## try-violet
==> flow/design.v (excerpt) <==
module my_chip (
    input logic [11:0] io_in,  
    output logic [11:0] io_out,  
    input logic clock,
    input logic reset  
);
For scale: about 510 flip-flops, about 26 I/O pins.
make LEC_CHECK=0 ABC_AREA=1 CAP_MARGIN=40 CORE_MARGIN=2 CORE_UTILIZATION=72 CTS_CLUSTER_DIAMETER=319 CTS_CLUSTER_SIZE=14 GPL_ROUTABILITY_DRIVEN=0 HOLD_SLACK_MARGIN=0.3 PLACE_DENSITY_LB_ADDON=0.15 SETUP_SLACK_MARGIN=1.11 SLEW_MARGIN=20 finish   # period 3.91 ns
run.sh (not shown) runs the stock make flow with config.mk's settings and CLKGATE_MAP_FILE=.
try-violet ran in full, but the layout does not pass; the checks complain about negative setup slack.
[inputs] try-sierra vs try-violet
# try-violet
export LEC_CHECK = 0
export ABC_AREA = 1
export CAP_MARGIN = 40
export CORE_MARGIN = 2
export CORE_UTILIZATION = 72
export CTS_CLUSTER_DIAMETER = 319
export CTS_CLUSTER_SIZE = 14
export GPL_ROUTABILITY_DRIVEN = 0
export HOLD_SLACK_MARGIN = 0.3
export PLACE_DENSITY_LB_ADDON = 0.15
export SETUP_SLACK_MARGIN = 1.11
export SLEW_MARGIN = 20
create_clock -name core_clock -period 3.91 [get_ports {clock}]
# try-sierra
export LEC_CHECK = 0
export ABC_AREA = 1
export CAP_MARGIN = 0
export CORE_MARGIN = 2
export CORE_UTILIZATION = 72
export CTS_CLUSTER_DIAMETER = 203
export CTS_CLUSTER_SIZE = 14
export PLACE_DENSITY_LB_ADDON = 0.12
export SETUP_SLACK_MARGIN = 1.12
export SLEW_MARGIN = 20
create_clock -name core_clock -period 3.81 [get_ports {clock}]
Notes after the runs:
| clock power | try-violet vs try-sierra | ≈ equal |. try-sierra has slew of the pin with the lowest slew margin below what try-violet had. On cell area, try-sierra does better than try-violet. Relative to try-violet, the number of buffers outside the clock class in the layout of try-sierra is lower by 5. Diff try-violet -> try-sierra: data-path buffer share of cell area in the final layout about even, final cell utilization of the core fell 1.1 points, global-route wire length before repair fell about 4.3%. On final routed DRC violation total, try-sierra and try-violet are neck and neck. try-sierra ended with every stage complete and zero timing, DRC or antenna violations. Cmp try-sierra vs try-violet: worst setup slack higher in try-sierra.
--- input diff try-sierra..try-umber ---
# try-sierra
export LEC_CHECK = 0
export ABC_AREA = 1
export CAP_MARGIN = 0
export CORE_MARGIN = 2
export CORE_UTILIZATION = 72
export CTS_CLUSTER_DIAMETER = 203
export CTS_CLUSTER_SIZE = 14
export PLACE_DENSITY_LB_ADDON = 0.12
export SETUP_SLACK_MARGIN = 1.12
export SLEW_MARGIN = 20
create_clock -name core_clock -period 3.81 [get_ports {clock}]
# try-umber
export LEC_CHECK = 0
export ABC_AREA = 1
export CAP_MARGIN = 0
export CORE_MARGIN = 2
export CORE_UTILIZATION = 72
export CTS_CLUSTER_DIAMETER = 319
export CTS_CLUSTER_SIZE = 14
export PLACE_DENSITY_LB_ADDON = 0.06
export SETUP_SLACK_MARGIN = 1.11
export SLEW_MARGIN = 20
create_clock -name core_clock -period 3.91 [get_ports {clock}]
==> comparison <==
try-umber ended with more depth of the critical timing path with buffers and inverters included than try-sierra. Post-layout period usage of the worst path ends up higher on try-sierra. The relative area of clock buffers and inverters in the final design was comparable across try-sierra and try-umber.

========
Setup of JK:
Starting RTL as in the previous note.
clock: 4.49 ns
lec_check: 0
cap_margin: 25
cell_pad_in_sites_detail_placement: 2
cell_pad_in_sites_global_placement: 3
core_margin: 5
core_utilization: 40
cts_cluster_diameter: 106
gpl_timing_driven: 0
max_routing_layer: met5
min_routing_layer: met2
slew_margin: 20
tns_end_percent: 45
The flow completed for JK, but it is not clean: the layout still shows negative setup slack.
What MS does differently from JK at the input level:
==> flow/config.mk <==
export PLATFORM = sky130hd
export DESIGN_NAME = my_chip
export DESIGN_NICKNAME = my_chip
export VERILOG_FILES = /design/flow/design.v
export SDC_FILE = /design/flow/constraint.sdc
export NUM_CORES = 4
export LEC_CHECK = 0
export CAP_MARGIN = 20
export CORE_MARGIN = 2
export CORE_UTILIZATION = 71
export CTS_CLUSTER_SIZE = 58
export PLACE_DENSITY = 0.67
export SLEW_MARGIN = 20
==> flow/constraint.sdc <==
create_clock -name core_clock -period 8.33 [get_ports {clock}]
set_input_delay 1.6660 -clock core_clock [delete_from_list [all_inputs] [get_ports {clock}]]
set_output_delay 1.6660 -clock core_clock [all_outputs]
set_load 0.01 [all_outputs]
Notes after the runs:
- MS: all stages complete, timing, DRC and antenna checks passed
- The higher count of buffer and inverter cells on the critical path came out of JK.
- Between MS and JK, it is MS whose relative contribution of combinational cells to total power is lower, by 1.1 points.
- JK has higher number of global-route vias before repair than MS.
- Design area (JK / MS): 1.08
Inputs modified between MS and AL:
-- flow/config.mk --
<<< MS, line 8
export CAP_MARGIN = 20
>>> AL, line 8
export CAP_MARGIN = 0
<<< MS, line 10
export CORE_UTILIZATION = 71
export CTS_CLUSTER_SIZE = 58
>>> AL, line 10
export CORE_UTILIZATION = 72
export CTS_CLUSTER_DIAMETER = 51
export CTS_CLUSTER_SIZE = 37
==> flow/constraint.sdc <==
create_clock -name core_clock -period 9.03 [get_ports {clock}]
set_input_delay 1.8060 -clock core_clock [delete_from_list [all_inputs] [get_ports {clock}]]
set_output_delay 1.8060 -clock core_clock [all_outputs]
set_load 0.01 [all_outputs]
==> comparison <==
Diff MS..AL | final total negative setup slack | unchanged
The count of fill cells added during filler insertion of AL is lower than that of MS.
Delta (AL minus MS): later-pin clock latency in the skew report moved down, weighted congestion at the end of routability-driven global placement up about 5%.
Changes observed in AL relative to MS: synthesized area flat, routed length per placed instance up 1.1%, detailed-routed wire length on met3 up about 9%.
[compare] base=MS new=AL: total power consumption of the routed design fell by 660 µW, detail-routed via count per cell went up 2.4%, detailed-route wire length roughly the same.
### AL -> TR
-- flow/config.mk --
<<< AL, line 8
>>> TR, line 8
export ABC_AREA = 1
<<< AL, line 11
export CTS_CLUSTER_DIAMETER = 51
export CTS_CLUSTER_SIZE = 37
export PLACE_DENSITY = 0.67
>>> TR, line 12
export CTS_CLUSTER_SIZE = 15
export PLACE_DENSITY_LB_ADDON = 0.06
export SETUP_SLACK_MARGIN = 1.12
==> flow/constraint.sdc <==
create_clock -name core_clock -period 3.81 [get_ports {clock}]
set_input_delay 0.7620 -clock core_clock [delete_from_list [all_inputs] [get_ports {clock}]]
set_output_delay 0.7620 -clock core_clock [all_outputs]
set_load 0.01 [all_outputs]
[summary]
Taking AL as the reference, in TR xor-xnor portion of the synthesized cell area held, filler cell count lost 201, cell area increased about 14%. Against AL as the reference, TR delivers a lower actual slew at the worst max-slew pin. Relative to AL, clock latency reported for the late side of the worst-skew pair has increased by 0.03 ns in TR. Sequential power in TR is about 140% above AL. Of AL and TR, the lower detailed-route via count belongs to AL. Compare AL and TR | CTS buffer count lower: AL. Comparing AL and TR, the lower post-synthesis net count was measured on AL. AL vs TR, critical path endpoint: io_out[3] vs matrix_calculator.mul_logic.layer_1_2_reg.Q[6].
Changes in PW relative to TR:
-- flow/config.mk --
<<< TR, line 10
>>> PW, line 10
export CORE_ASPECT_RATIO = 0.5
<<< TR, line 12
export CTS_CLUSTER_SIZE = 15
export PLACE_DENSITY_LB_ADDON = 0.06
>>> PW, line 13
export CTS_CLUSTER_DIAMETER = 203
export CTS_CLUSTER_SIZE = 14
export PLACE_DENSITY_LB_ADDON = 0.12
### Flow results
- Post-synthesis instance area across PW and TR: no real change.
- Complete run, failing final checks: PW, reason max-capacitance violations, max-slew violations, negative setup slack.
- Looking at critical path launch point, the matrix_calculator.mul_logic.fsm.cur_state[5] result is from PW; the matrix_calculator.mul_logic.fsm.cur_state[1] one comes from TR.
- The total routing usage reported by global routing reported for PW is greater than that of TR by 0.79 points.
- For die area, PW and TR come out practically identical.
- TR → PW: total power decreased by 760 µW relative to the old numbers, worst setup slack decreased by 0.99 ns relative to the old numbers, sum of buffers and inverters on the critical path increased by 1 relative to the old numbers, transition at the pin with the smallest max-transition slack increased by 0.53 ns relative to the old numbers.

========
Starting RTL as in the previous note.
Settings: LEC_CHECK=0, ABC_AREA=1, CAP_MARGIN=40, CORE_ASPECT_RATIO=1.41, CORE_MARGIN=2, CORE_UTILIZATION=72, CTS_CLUSTER_DIAMETER=84, CTS_CLUSTER_SIZE=10, HOLD_SLACK_MARGIN=0.27, PLACE_DENSITY=0.42, SETUP_SLACK_MARGIN=1.36, SLEW_MARGIN=20; clock period 4.57 ns.
The starting point passed the timing, DRC and antenna checks.
Edit:
==> flow/config.mk (replaced) <==
export PLATFORM = sky130hd
export DESIGN_NAME = my_chip
export DESIGN_NICKNAME = my_chip
export VERILOG_FILES = /design/flow/design.v
export SDC_FILE = /design/flow/constraint.sdc
export NUM_CORES = 4
export LEC_CHECK = 0
export CAP_MARGIN = 20
export CORE_MARGIN = 2
export CORE_UTILIZATION = 72
export PLACE_DENSITY = 0.42
export SLEW_MARGIN = 20
==> flow/constraint.sdc (replaced) <==
create_clock -name core_clock -period 6.15 [get_ports {clock}]
set_input_delay 1.2300 -clock core_clock [delete_from_list [all_inputs] [get_ports {clock}]]
set_output_delay 1.2300 -clock core_clock [all_outputs]
set_load 0.01 [all_outputs]
=> The changed run completed without violations; power falls by 23%; utilization falls by 5.6 points; wire length falls by 24%; area after synthesis falls by 5.0%; worst setup slack is worse by 0.12 ns; design area falls by 12%; via count falls by 16%; sequential cell count stays the same; sequential power falls by 27%; worst hold slack is about the same; clock power falls by 12%.
Edit:
--- a/flow/config.mk
+++ b/flow/config.mk
@@ -8,5 +8,8 @@
 export CAP_MARGIN = 20
 export CORE_MARGIN = 2
-export CORE_UTILIZATION = 72
+export CORE_UTILIZATION = 53
+export CTS_CLUSTER_DIAMETER = 331
+export CTS_CLUSTER_SIZE = 17
+export MAX_ROUTING_LAYER = met4
 export PLACE_DENSITY = 0.42
 export SLEW_MARGIN = 20
==> flow/constraint.sdc (replaced) <==
create_clock -name core_clock -period 10.0 [get_ports {clock}]
set_input_delay 2.0000 -clock core_clock [delete_from_list [all_inputs] [get_ports {clock}]]
set_output_delay 2.0000 -clock core_clock [all_outputs]
set_load 0.01 [all_outputs]
- The changed run completed without violations
- via count decreases by 4.7%
- synthesized area does not change
- routed wire length increases by 5.0%
- final cell count increases by 3.2%
- non-clock buffer count increases by 8
Edit:
==> flow/config.mk (replaced) <==
export PLATFORM = sky130hd
export DESIGN_NAME = my_chip
export DESIGN_NICKNAME = my_chip
export VERILOG_FILES = /design/flow/design.v
export SDC_FILE = /design/flow/constraint.sdc
export NUM_CORES = 4
export LEC_CHECK = 0
export ABC_AREA = 1
export CAP_MARGIN = 20
export CORE_MARGIN = 2
export CORE_UTILIZATION = 72
export CTS_CLUSTER_DIAMETER = 319
export PLACE_DENSITY_LB_ADDON = 0.06
export SETUP_SLACK_MARGIN = 0.58
export SLEW_MARGIN = 20
==> flow/constraint.sdc (replaced) <==
create_clock -name core_clock -period 3.91 [get_ports {clock}]
set_input_delay 0.7820 -clock core_clock [delete_from_list [all_inputs] [get_ports {clock}]]
set_output_delay 0.7820 -clock core_clock [all_outputs]
set_load 0.01 [all_outputs]
Outcome:
- power climbs to 3.2 times its value
- final area climbs by 13%
- setup slack degrades by 3.1 ns
- sequential power climbs to 2.6 times its value
- clock skew barely changes
- utilization climbs by 26 points
- wire length climbs by 11%

========
Starting RTL as in the previous note.
Settings: LEC_CHECK=0, CAP_MARGIN=20, CORE_MARGIN=2, CORE_UTILIZATION=72, CTS_CLUSTER_SIZE=21, GPL_ROUTABILITY_DRIVEN=0, GPL_TIMING_DRIVEN=1, HOLD_SLACK_MARGIN=0.29, MAX_ROUTING_LAYER=met5, PLACE_DENSITY=0.42, SETUP_SLACK_MARGIN=-0.72, SLEW_MARGIN=20, TNS_END_PERCENT=35; clock period 8.42 ns.
The starting point went through all stages and came out clean.
Change:
Settings changed: ABC_AREA set to 1, CTS_CLUSTER_SIZE 21 to 30, HOLD_SLACK_MARGIN 0.29 to 0.28, PLACE_DENSITY 0.42 to unset, PLACE_DENSITY_LB_ADDON set to 0.19, SETUP_SLACK_MARGIN -0.72 to 0.76.
Clock period 8.42 ns to 4.19 ns, I/O delays scaled along.
Hold slack stays flat.
Routed wire length increases by 16%.
Setup slack is worse by 2000 ps.
Register-to-register slack is worse by 3400 ps.
Sequential share of layout area decreases by 3.4 points.
Die size increases by 5.2%.
Design area increases by 10%.
Combinational power increases to 3.9 times its value.
Global-route usage increases by 2.0 points.
Utilization increases by 3.3 points.
Synthesized area increases by 5.3%.

========
harbor:
Starting RTL as in the previous note.
Settings: LEC_CHECK=0, CAP_MARGIN=20, CELL_PAD_IN_SITES_DETAIL_PLACEMENT=1, CORE_MARGIN=2, CORE_UTILIZATION=40, CTS_CLUSTER_SIZE=98, PLACE_DENSITY_LB_ADDON=0.2, SETUP_SLACK_MARGIN=-0.47, SLEW_MARGIN=20, TNS_END_PERCENT=30; clock period 10.0 ns.
What maple does differently from harbor at the input level:
- removing SETUP_SLACK_MARGIN (formerly -0.47)
- removing CELL_PAD_IN_SITES_DETAIL_PLACEMENT (formerly 1)
- removing PLACE_DENSITY_LB_ADDON (formerly 0.2)
- changing CORE_UTILIZATION from 40 to 66
- removing TNS_END_PERCENT (formerly 30)
- removing CTS_CLUSTER_SIZE (formerly 98)
- changing the clock period (ns, I/O delays scaled along) from 10.0 to 6.86
Results
Comparing harbor and maple, the higher final setup slack of the worst path was measured on harbor.
Summary of maple over harbor: die boundary width now sits lower; share of the clock period used by the worst path +18 points; met1 demand-to-capacity share in global routing climbed 11 points.
Edits applied to the flow inputs when going from maple to willow:
- putting PLACE_DENSITY_LB_ADDON at 0.12 where nothing was set
- putting ABC_AREA at 1 where nothing was set
- putting SETUP_SLACK_MARGIN at 0.65 where nothing was set
- swapping 66 for 71 in CORE_UTILIZATION
- swapping 6.86 for 5.86 in the clock period (ns, I/O delays scaled along)
Findings:
- Summary of willow over maple: logic share of the area lost 1.9 points, standard cell area after detailed placement went up by 0.0011 sq mm.
- Comparing maple with willow, the xor/xnor share of the synthesized area came out essentially unchanged.
- willow against maple: post-synthesis cell type count shows a reduction of 24; post-synthesis cell area shows an increase of 5.3%; global routing usage summed across all routing layers shows an increase of 2.8 points.
### willow -> fjord
- CORE_UTILIZATION: 71 -> 72
- SETUP_SLACK_MARGIN: 0.65 -> unset
- ABC_AREA: 1 -> unset
- PLACE_DENSITY_LB_ADDON: 0.12 -> unset
- the clock period (ns, I/O delays scaled along): 5.86 -> 5.91
[summary]
Compared with willow, fjord shows a higher multiplexer area fraction after synthesis. Changes observed in fjord relative to willow: final design area excluding fillers shows a reduction of about 4.3%; cell row count went down about 4%. Die span in y ended up about 3% lower on fjord than on willow. Setup slack in fjord is smaller than in willow. From willow to fjord the numbers moved as follows: non-clock buffer count now larger; global-route wire length before repair has decreased; total length of routed wires went down 4.2%; overall die width now smaller; synthesized cell count fell about 16%.
Setup changes, fjord to raven
- setting CTS_CLUSTER_DIAMETER to 84 for the first time
- setting SETUP_SLACK_MARGIN to 1.36 for the first time
- setting PLACE_DENSITY to 0.42 for the first time
- setting CTS_CLUSTER_SIZE to 10 for the first time
- setting ABC_AREA to 1 for the first time
- changing the clock period (ns, I/O delays scaled along) from 5.91 to 4.57
==> results <==
Est. power | raven vs fjord | raven higher
raven: via count is 3,859 higher than what fjord reported.
Sort raven and fjord by fraction of the cycle the final worst path needs, ascending, and raven comes first.
In the tables for raven and fjord, final cell count reads lower with fjord.
In terms of worst hold slack, fjord and raven differ only marginally.
Against fjord, non-clock buffer count in raven rose by more than half.
| worst setup slack | lower: fjord |
fjord was smaller in final cell area than raven.
Between fjord and raven, total placed cells including tap cells increased.
raven: growth of design area from synthesis to finish is 5.4 points higher than what fjord reported.
raven vs fjord: floorplan net count up
No activity file was given, so power comes from the tool's default toggle rates.
